Design FIR_low_pass_filter, start of the top module:
module FIR_low_pass_filter(
	input clk,
	input rst,
	input [7:0]FIR_IN,
	output reg [16:0]FIR_OUT
);
reg[7:0] delay_pipeline1;
reg[7:0] delay_pipeline2;
reg[7:0] delay_pipeline3;
reg[7:0] delay_pipeline4;
reg[7:0] delay_pipeline5;
reg[7:0] delay_pipeline6;
reg[7:0] delay_pipeline7;
reg[7:0] delay_pipeline8;
reg[7:0] delay_pipeline9;
wire[7:0] coeff1 = 8'd7;	 
wire[7:0] coeff2 = 8'd5;
wire[7:0] coeff3 = 8'd51;
wire[7:0] coeff4 = 8'd135;
wire[7:0] coeff5 = 8'd179;
wire[7:0] coeff6 = 8'd135;
wire[7:0] coeff7 = 8'd51;
wire[7:0] coeff8 = 8'd5;
wire[7:0] coeff9 = 8'd7;
reg signed [16:0] multi_data1 ; 
reg signed [16:0] multi_data2 ;
reg signed [16:0] multi_data3 ;
reg signed [16:0] multi_data4 ;
reg signed [16:0] multi_data5 ;
reg signed [16:0] multi_data6 ;
reg signed [16:0] multi_data7 ;
reg signed [16:0] multi_data8 ;
reg signed [16:0] multi_data9 ;
always@(posedge clk or negedge rst)
if(!rst)
begin
	delay_pipeline1 <= 8'b0 ;
	delay_pipeline2 <= 8'b0 ;
	delay_pipeline3 <= 8'b0 ;
	delay_pipeline4 <= 8'b0 ;
  ...
Size: about 1,600 cells after synthesis, about 200 flip-flops, roughly 27 I/O pins, ~15,000 sq um of cells after synthesis.
Settings: LEC_CHECK=0, ABC_AREA=1, CAP_MARGIN=5, CORE_ASPECT_RATIO=0.95, CORE_MARGIN=2, CORE_UTILIZATION=72, CTS_CLUSTER_DIAMETER=191, CTS_CLUSTER_SIZE=71, HOLD_SLACK_MARGIN=0.29, PLACE_DENSITY_LB_ADDON=0.2, SETUP_SLACK_MARGIN=0.37, SLEW_MARGIN=20; clock period 3.42 ns.
run.sh (not shown) runs the stock make flow with config.mk's settings and CLKGATE_MAP_FILE=.
The starting point produced a layout that fails on negative setup slack.
Then changed:
CAP_MARGIN = 20   (was 5)
CORE_ASPECT_RATIO = not set   (was 0.95)
CTS_CLUSTER_DIAMETER = not set   (was 191)
CTS_CLUSTER_SIZE = not set   (was 71)
HOLD_SLACK_MARGIN = not set   (was 0.29)
PLACE_DENSITY = 0.35   (was not set)
PLACE_DENSITY_LB_ADDON = not set   (was 0.2)
SETUP_SLACK_MARGIN = 0.97   (was 0.37)
clock period = 3.84 ns   (was 3.42 ns; I/O delays follow)
What happened:
- The new run finished but fails on negative setup slack
- clock skew falls by 4.3 ps
- setup slack improves by 300 ps
- hold slack degrades by 6.1 ps
- critical path depth rises by 2
- non-clock buffer count rises by 8
- synthesized area is unchanged
- cell count rises slightly
- routed wire length rises by a quarter to a third
Then changed:
ABC_AREA = not set   (was 1)
CORE_UTILIZATION = 35   (was 72)
PLACE_DENSITY = not set   (was 0.35)
SETUP_SLACK_MARGIN = not set   (was 0.97)
clock period = 11.1 ns   (was 3.84 ns; I/O delays follow)
What happened: Now the flow finished with timing, DRC and antenna clean. Setup slack improves by 6700 ps. Synthesized area came out lower by about 6%. Core utilization came out lower by 52 points.
Then changed:
CORE_UTILIZATION = 72   (was 35)
SETUP_SLACK_MARGIN = -0.23   (was not set)
clock period = 3.49 ns   (was 11.1 ns; I/O delays follow)
What happened: Now the flow completed, yet does not pass: negative setup slack. Design area rises by 3.8%. Routed wire length rises by 9.0%. Register-to-register slack degrades by 7300 ps. Flip-flop count is unchanged.


Setup of east:
FIR_low_pass_filter again, from the RTL that the note above started with.
Settings: LEC_CHECK=0, CAP_MARGIN=20, CELL_PAD_IN_SITES_GLOBAL_PLACEMENT=0, CORE_ASPECT_RATIO=0.87, CORE_MARGIN=2, CORE_UTILIZATION=27, CTS_CLUSTER_DIAMETER=162, PLACE_DENSITY=0.61, SLEW_MARGIN=30, TNS_END_PERCENT=75; clock period 5.74 ns.
Inputs modified between east and middle:
Settings: a change of CORE_UTILIZATION from 27 to 65; a deleted TNS_END_PERCENT that had been 75; a deleted PLACE_DENSITY that had been 0.61; a deleted CTS_CLUSTER_DIAMETER that had been 162; a change of SLEW_MARGIN from 30 to 20; an added SETUP_SLACK_MARGIN of 1.4; a deleted CORE_ASPECT_RATIO that had been 0.87; a deleted CELL_PAD_IN_SITES_GLOBAL_PLACEMENT that had been 0; a change of the clock period (ns, I/O delays scaled along) from 5.74 to 5.17.
Notes after the runs:
middle: final wirelength higher than east
Largest fanout on the critical path is lower on middle
middle completed; timing, DRC and antenna clean
The higher maximum number of pins on one net before global-route repair of east and middle is in middle.
Delta (middle minus east): setup slack went down; number of setup buffers added after CTS increased by 12 relative to the old numbers.
east → middle: post-placement cell area now sits lower, per-cell routed wire length now sits higher, maximum frequency now sits higher, clock-pin slew of the registers on the worst-case setup and hold paths now sits at about the same level.


Starting RTL as in the previous note.
==> flow/config.mk <==
export PLATFORM = sky130hd
export DESIGN_NAME = FIR_low_pass_filter
export DESIGN_NICKNAME = FIR_low_pass_filter
export VERILOG_FILES = /design/flow/design.v
export SDC_FILE = /design/flow/constraint.sdc
export NUM_CORES = 4
export LEC_CHECK = 0
export ABC_AREA = 0
export CAP_MARGIN = 20
export CELL_PAD_IN_SITES_GLOBAL_PLACEMENT = 3
export CORE_ASPECT_RATIO = 1.43
export CORE_MARGIN = 5
export CORE_UTILIZATION = 23
export CTS_CLUSTER_SIZE = 26
export GPL_TIMING_DRIVEN = 0
export MAX_ROUTING_LAYER = met4
export MIN_ROUTING_LAYER = met2
export PLACE_DENSITY = 0.63
export SETUP_SLACK_MARGIN = -0.35
export SLEW_MARGIN = 20
==> flow/constraint.sdc <==
create_clock -name core_clock -period 3.59 [get_ports {clk}]
set_input_delay 0.7180 -clock core_clock [delete_from_list [all_inputs] [get_ports {clk}]]
set_output_delay 0.7180 -clock core_clock [all_outputs]
set_load 0.01 [all_outputs]
The baseline finished but failed the layout checks on negative setup slack.
Change:
- ABC_AREA: 0 -> not set
- CELL_PAD_IN_SITES_GLOBAL_PLACEMENT: 3 -> not set
- CORE_ASPECT_RATIO: 1.43 -> not set
- CORE_MARGIN: 5 -> 2
- CORE_UTILIZATION: 23 -> 68
- CTS_CLUSTER_SIZE: 26 -> not set
- GPL_TIMING_DRIVEN: 0 -> not set
- MAX_ROUTING_LAYER: met4 -> not set
- MIN_ROUTING_LAYER: met2 -> not set
- PLACE_DENSITY: 0.63 -> not set
- SETUP_SLACK_MARGIN: -0.35 -> 1.4
- clock period: 3.59 -> 5.17 ns (I/O delays scaled with it)
Outcome: This time the run passed the timing, design-rule and antenna checks. Routed wire length shrinks by about a fifth. Cell area went down by a few percent. Non-clock buffer count is higher by 2. Clock-buffer cell count drops by 1. Die size falls by well over a third. Maximum frequency came out lower slightly. Core utilization climbs by 50 points.
Change:
- CORE_ASPECT_RATIO: not set -> 0.5
- CORE_UTILIZATION: 68 -> 59
- PLACE_DENSITY: not set -> 0.79
- SETUP_SLACK_MARGIN: 1.4 -> not set
- clock period: 5.17 -> 7.0 ns (I/O delays scaled with it)
=> Sequential cell count is unchanged; clock-buffer cell count increases by 5; die size goes up by 15%.
Change:
- ABC_AREA: not set -> 0
- CORE_ASPECT_RATIO: 0.5 -> 1.94
- CORE_UTILIZATION: 59 -> 40
- CTS_CLUSTER_DIAMETER: not set -> 323
- CTS_CLUSTER_SIZE: not set -> 98
- GPL_ROUTABILITY_DRIVEN: not set -> 0
- PLACE_DENSITY: 0.79 -> not set
- PLACE_DENSITY_LB_ADDON: not set -> 0.27
- SETUP_SLACK_MARGIN: not set -> -0.69
- SLEW_MARGIN: 20 -> 0
- TNS_END_PERCENT: not set -> 40
Outcome: Sequential share of layout area goes down by 0.40 points; cell count goes up by 6.6%; clock-buffer cell count goes down by 5; final area goes up by 1.3%; routed wire length goes up by 8.4%.


build 45:
Starting RTL as in the previous note.
clock: 3.05 ns
lec_check: 0
cap_margin: 20
core_margin: 2
core_utilization: 72
cts_cluster_size: 31
place_density_lb_addon: 0.0
setup_slack_margin: 0.88
slew_margin: 20
Build 45 did not run to completion, as it errored out during global routing (5_1_grt).
Inputs modified between build 45 and build 62:
- SETUP_SLACK_MARGIN removed (was 0.88)
- CTS_CLUSTER_DIAMETER newly set to 391
- CTS_CLUSTER_SIZE changed from 31 to 98
- PLACE_DENSITY_LB_ADDON removed (was 0.0)
- the clock period (ns, I/O delays scaled along) changed from 3.05 to 7.0
Findings:
Looking at the reports, build 62 completed the entire flow and the layout it produced met the timing, design-rule and antenna checks.
Post-CTS setup-driven buffer insertion count, build 62 and build 45: smaller value in build 62
Total of cells resized after clock tree synthesis ends up lower on build 62.
Pre-CTS setup slack: build 62 better than build 45
Post-synthesis instance total: build 62 vs build 45, no meaningful difference
> inputs changed (build 62 -> build 97)
- changing SLEW_MARGIN from 20 to 0
- setting GPL_ROUTABILITY_DRIVEN to 0 for the first time
- setting SETUP_SLACK_MARGIN to -0.69 for the first time
- setting ABC_AREA to 0 for the first time
- changing CORE_UTILIZATION from 72 to 64
- setting PLACE_DENSITY to 0.41 for the first time
- setting CORE_ASPECT_RATIO to 0.5 for the first time
- changing CTS_CLUSTER_DIAMETER from 391 to 323
- setting TNS_END_PERCENT to 35 for the first time
- changing CORE_MARGIN from 2 to 8
- changing CAP_MARGIN from 20 to 40
Build 97 reached the end of the flow, and the finished layout is clean on the timing, design-rule and antenna checks. In build 97 the worst setup slack turned out 0.052 ns higher than in build 62. Met1 routing resource usage after global routing delta for build 97 relative to build 62: 10 points lower. Going from build 62 to build 97, sequential fraction of total cell area held steady; post-route worst hold slack grew by 0.017 ns. Compared with build 62, build 97 shows global-route total usage across every layer lower by 7.4 points. Build 97 — post-DP HPWL 1.8% higher, build 62 as reference.
The following lists how build 68 was set up differently from build 97:
- clearing PLACE_DENSITY, which used to be 0.41
- clearing CTS_CLUSTER_SIZE, which used to be 98
- swapping 40 for 20 in CAP_MARGIN
- clearing ABC_AREA, which used to be 0
- clearing CTS_CLUSTER_DIAMETER, which used to be 323
- swapping 64 for 40 in CORE_UTILIZATION
- swapping 8 for 2 in CORE_MARGIN
- clearing CORE_ASPECT_RATIO, which used to be 0.5
- clearing GPL_ROUTABILITY_DRIVEN, which used to be 0
- swapping 0 for 20 in SLEW_MARGIN
- clearing SETUP_SLACK_MARGIN, which used to be -0.69
- clearing TNS_END_PERCENT, which used to be 35
## What came out
Build 68 reached the final stage; the timing, design-rule and antenna checks on its layout passed. Build 97 ran to completion and came out clean on the timing, design-rule and antenna checks. Final worst-path cycle share was lower in build 68 than in build 97. Compared to build 97, build 68 has die extent in y 72 um higher. Taking build 97 as the reference, in build 68 number of well taps moved up, via count moved down, count of non-filler cells in the finished layout moved up, non-clock buffer count moved up.


Starting RTL as in the previous note.
clock: 4.12 ns
lec_check: 0
abc_area: 0
cap_margin: 20
cell_pad_in_sites_detail_placement: 0
core_aspect_ratio: 1.92
core_margin: 3
core_utilization: 70
cts_cluster_diameter: 293
cts_cluster_size: 81
gpl_routability_driven: 0
hold_slack_margin: 0.09
max_routing_layer: met5
min_routing_layer: met1
place_density_lb_addon: 0.26
slew_margin: 20
tns_end_percent: 85
The baseline produced a layout that fails on setup timing.
Next try:
Settings changed: ABC_AREA 0 to 1, CELL_PAD_IN_SITES_DETAIL_PLACEMENT 0 to not set, CORE_ASPECT_RATIO 1.92 to not set, CORE_MARGIN 3 to 2, CORE_UTILIZATION 70 to 72, CTS_CLUSTER_DIAMETER 293 to not set, CTS_CLUSTER_SIZE 81 to not set, GPL_ROUTABILITY_DRIVEN 0 to not set, HOLD_SLACK_MARGIN 0.09 to not set, MAX_ROUTING_LAYER met5 to not set, MIN_ROUTING_LAYER met1 to not set, PLACE_DENSITY_LB_ADDON 0.26 to not set, TNS_END_PERCENT 85 to not set.
Clock period 4.12 ns to 5.39 ns, I/O delays scaled along.
After rerunning: The new run completed with no timing, DRC or antenna violations. Non-clock buffer count goes down by 30. Via count goes up by roughly a tenth. Critical path depth goes down by 3.
Next try:
Settings changed: ABC_AREA 1 to not set, CORE_UTILIZATION 72 to 51.
Clock period 5.39 ns to 4.56 ns, I/O delays scaled along.
Clock-buffer cell count is lower by 3.
Hold slack gains 0.0032 ns.
Sequential share of layout area is higher by 1.3 points.
Area after synthesis is lower by 6.0%.
Clock skew hardly moves.
Cell area is lower by 4.2%.
Cell count is lower by 12%.
Critical path depth is higher by 2.
Register-to-register slack loses 1.3 ns.
Via count is lower by 18%.
Non-clock buffer count is higher by 9.
Next try:
Settings changed: ABC_AREA set to 1, CORE_ASPECT_RATIO set to 1.32, CORE_UTILIZATION 51 to 72, TNS_END_PERCENT set to 50.
Clock period 4.56 ns to 3.71 ns, I/O delays scaled along.
This time the run finished but failed the layout checks on setup timing; setup slack is worse by 0.18 ns; design area rose by 7.6%.


FIR_low_pass_filter again, from the RTL that the note above started with.
export LEC_CHECK = 0
export CAP_MARGIN = 20
export CORE_ASPECT_RATIO = 0.93
export CORE_MARGIN = 2
export CORE_UTILIZATION = 72
export CTS_CLUSTER_DIAMETER = 390
export CTS_CLUSTER_SIZE = 49
export HOLD_SLACK_MARGIN = 0.29
export PLACE_DENSITY_LB_ADDON = 0.0
export SETUP_SLACK_MARGIN = 1.07
export SLEW_MARGIN = 5
export TNS_END_PERCENT = 5
create_clock -name core_clock -period 3.77 [get_ports {clk}]
The starting point completed and failed the layout checks on negative setup slack.
Rerun with:
CORE_ASPECT_RATIO = default   (was 0.93)
CTS_CLUSTER_DIAMETER = default   (was 390)
SLEW_MARGIN = 20   (was 5)
Outcome: The changed run completed, yet does not pass: negative setup slack; die size is about the same; first-iteration DRC count grows by 20%; hold slack gets better by 35 ps; cell area grows by 0.69%; wire length grows by about 15%; cell count grows by about 1.1%; fmax stays flat; via count grows by 5.7%; synthesized area does not change.
Rerun with:
CORE_UTILIZATION = 40   (was 72)
CTS_CLUSTER_SIZE = default   (was 49)
HOLD_SLACK_MARGIN = default   (was 0.29)
PLACE_DENSITY_LB_ADDON = default   (was 0.0)
SETUP_SLACK_MARGIN = default   (was 1.07)
TNS_END_PERCENT = default   (was 5)
clock period = 4.56 ns   (was 3.77 ns; I/O delays follow)
Effect:
- The new run passed the timing, design-rule and antenna checks
- cell area came out lower by 9.2%
- routed wire length came out lower by about 34%
- flip-flop count does not change
- count of clock-buffer cells in the layout came out lower by 4


Starting RTL as in the previous note.
==> flow/design.v (excerpt) <==
module FIR_low_pass_filter(
	input clk,
	input rst,
	input [7:0]FIR_IN,
	output reg [16:0]FIR_OUT
);
clock: 3.32 ns
lec_check: 0
abc_area: 1
cap_margin: 20
cell_pad_in_sites_detail_placement: 0
core_aspect_ratio: 1.05
core_margin: 2
core_utilization: 72
cts_cluster_diameter: 81
cts_cluster_size: 81
gpl_routability_driven: 0
hold_slack_margin: -0.08
max_routing_layer: met5
min_routing_layer: met1
place_density_lb_addon: 0.26
slew_margin: 40
tns_end_percent: 85
The starting point completed and failed the layout checks on negative setup slack.
Then changed:
==> flow/config.mk (replaced) <==
export PLATFORM = sky130hd
export DESIGN_NAME = FIR_low_pass_filter
export DESIGN_NICKNAME = FIR_low_pass_filter
export VERILOG_FILES = /design/flow/design.v
export SDC_FILE = /design/flow/constraint.sdc
export NUM_CORES = 4
export LEC_CHECK = 0
export ABC_AREA = 1
export CAP_MARGIN = 20
export CORE_MARGIN = 2
export CORE_UTILIZATION = 72
export PLACE_DENSITY_LB_ADDON = 0.2
export SETUP_SLACK_MARGIN = 1.01
export SLEW_MARGIN = 20
==> flow/constraint.sdc (replaced) <==
create_clock -name core_clock -period 3.84 [get_ports {clk}]
set_input_delay 0.7680 -clock core_clock [delete_from_list [all_inputs] [get_ports {clk}]]
set_output_delay 0.7680 -clock core_clock [all_outputs]
set_load 0.01 [all_outputs]
After rerunning:
- The changed run completed, yet does not pass: negative setup slack
- setup slack is better by 360 ps
- die size does not change
Then changed:
--- a/flow/config.mk
+++ b/flow/config.mk
@@ -6,9 +6,6 @@
 export NUM_CORES = 4
 export LEC_CHECK = 0
-export ABC_AREA = 1
 export CAP_MARGIN = 20
 export CORE_MARGIN = 2
 export CORE_UTILIZATION = 72
-export PLACE_DENSITY_LB_ADDON = 0.2
-export SETUP_SLACK_MARGIN = 1.01
 export SLEW_MARGIN = 20
==> flow/constraint.sdc (replaced) <==
create_clock -name core_clock -period 3.05 [get_ports {clk}]
set_input_delay 0.6100 -clock core_clock [delete_from_list [all_inputs] [get_ports {clk}]]
set_output_delay 0.6100 -clock core_clock [all_outputs]
set_load 0.01 [all_outputs]
Result: The changed run produced a layout that fails on negative setup slack. Hold slack gets worse by 230 ps. Final area goes down by 2.2%. Count of clock-buffer cells in the layout goes down by 1. Routed wire length goes up by 8.9%. Setup slack gets worse by 1600 ps. Die size goes down by 5.8%.
Then changed:
--- a/flow/config.mk
+++ b/flow/config.mk
@@ -9,3 +9,4 @@
 export CORE_MARGIN = 2
 export CORE_UTILIZATION = 72
+export SETUP_SLACK_MARGIN = -0.16
 export SLEW_MARGIN = 20
==> flow/constraint.sdc (replaced) <==
create_clock -name core_clock -period 3.84 [get_ports {clk}]
set_input_delay 0.7680 -clock core_clock [delete_from_list [all_inputs] [get_ports {clk}]]
set_output_delay 0.7680 -clock core_clock [all_outputs]
set_load 0.01 [all_outputs]
What happened: The new run completed and failed the layout checks on negative setup slack. Synthesized area stays the same. Count of clock-buffer cells in the layout rose by 1. Via count fell by a quarter to a third. Cell area goes down by about a fifth. Routed wire length decreases by well over a third. Clock skew stays flat.
Then changed:
--- a/flow/config.mk
+++ b/flow/config.mk
@@ -6,7 +6,9 @@
 export NUM_CORES = 4
 export LEC_CHECK = 0
+export ABC_AREA = 1
 export CAP_MARGIN = 20
 export CORE_MARGIN = 2
 export CORE_UTILIZATION = 72
+export PLACE_DENSITY_LB_ADDON = 0.2
 export SETUP_SLACK_MARGIN = -0.16
 export SLEW_MARGIN = 20
==> flow/constraint.sdc (replaced) <==
create_clock -name core_clock -period 3.57 [get_ports {clk}]
set_input_delay 0.7140 -clock core_clock [delete_from_list [all_inputs] [get_ports {clk}]]
set_output_delay 0.7140 -clock core_clock [all_outputs]
set_load 0.01 [all_outputs]
After rerunning: The changed run finished with negative setup slack left; routed wire length rises by about a fifth; final area rises by a few percent; clock skew falls by 3.6 ps; critical path depth rises by 2; fmax rises by a few percent; global-route usage rises by 2.7 points; clock-buffer cell count falls by 1; sequential share of layout area falls by 1.8 points.
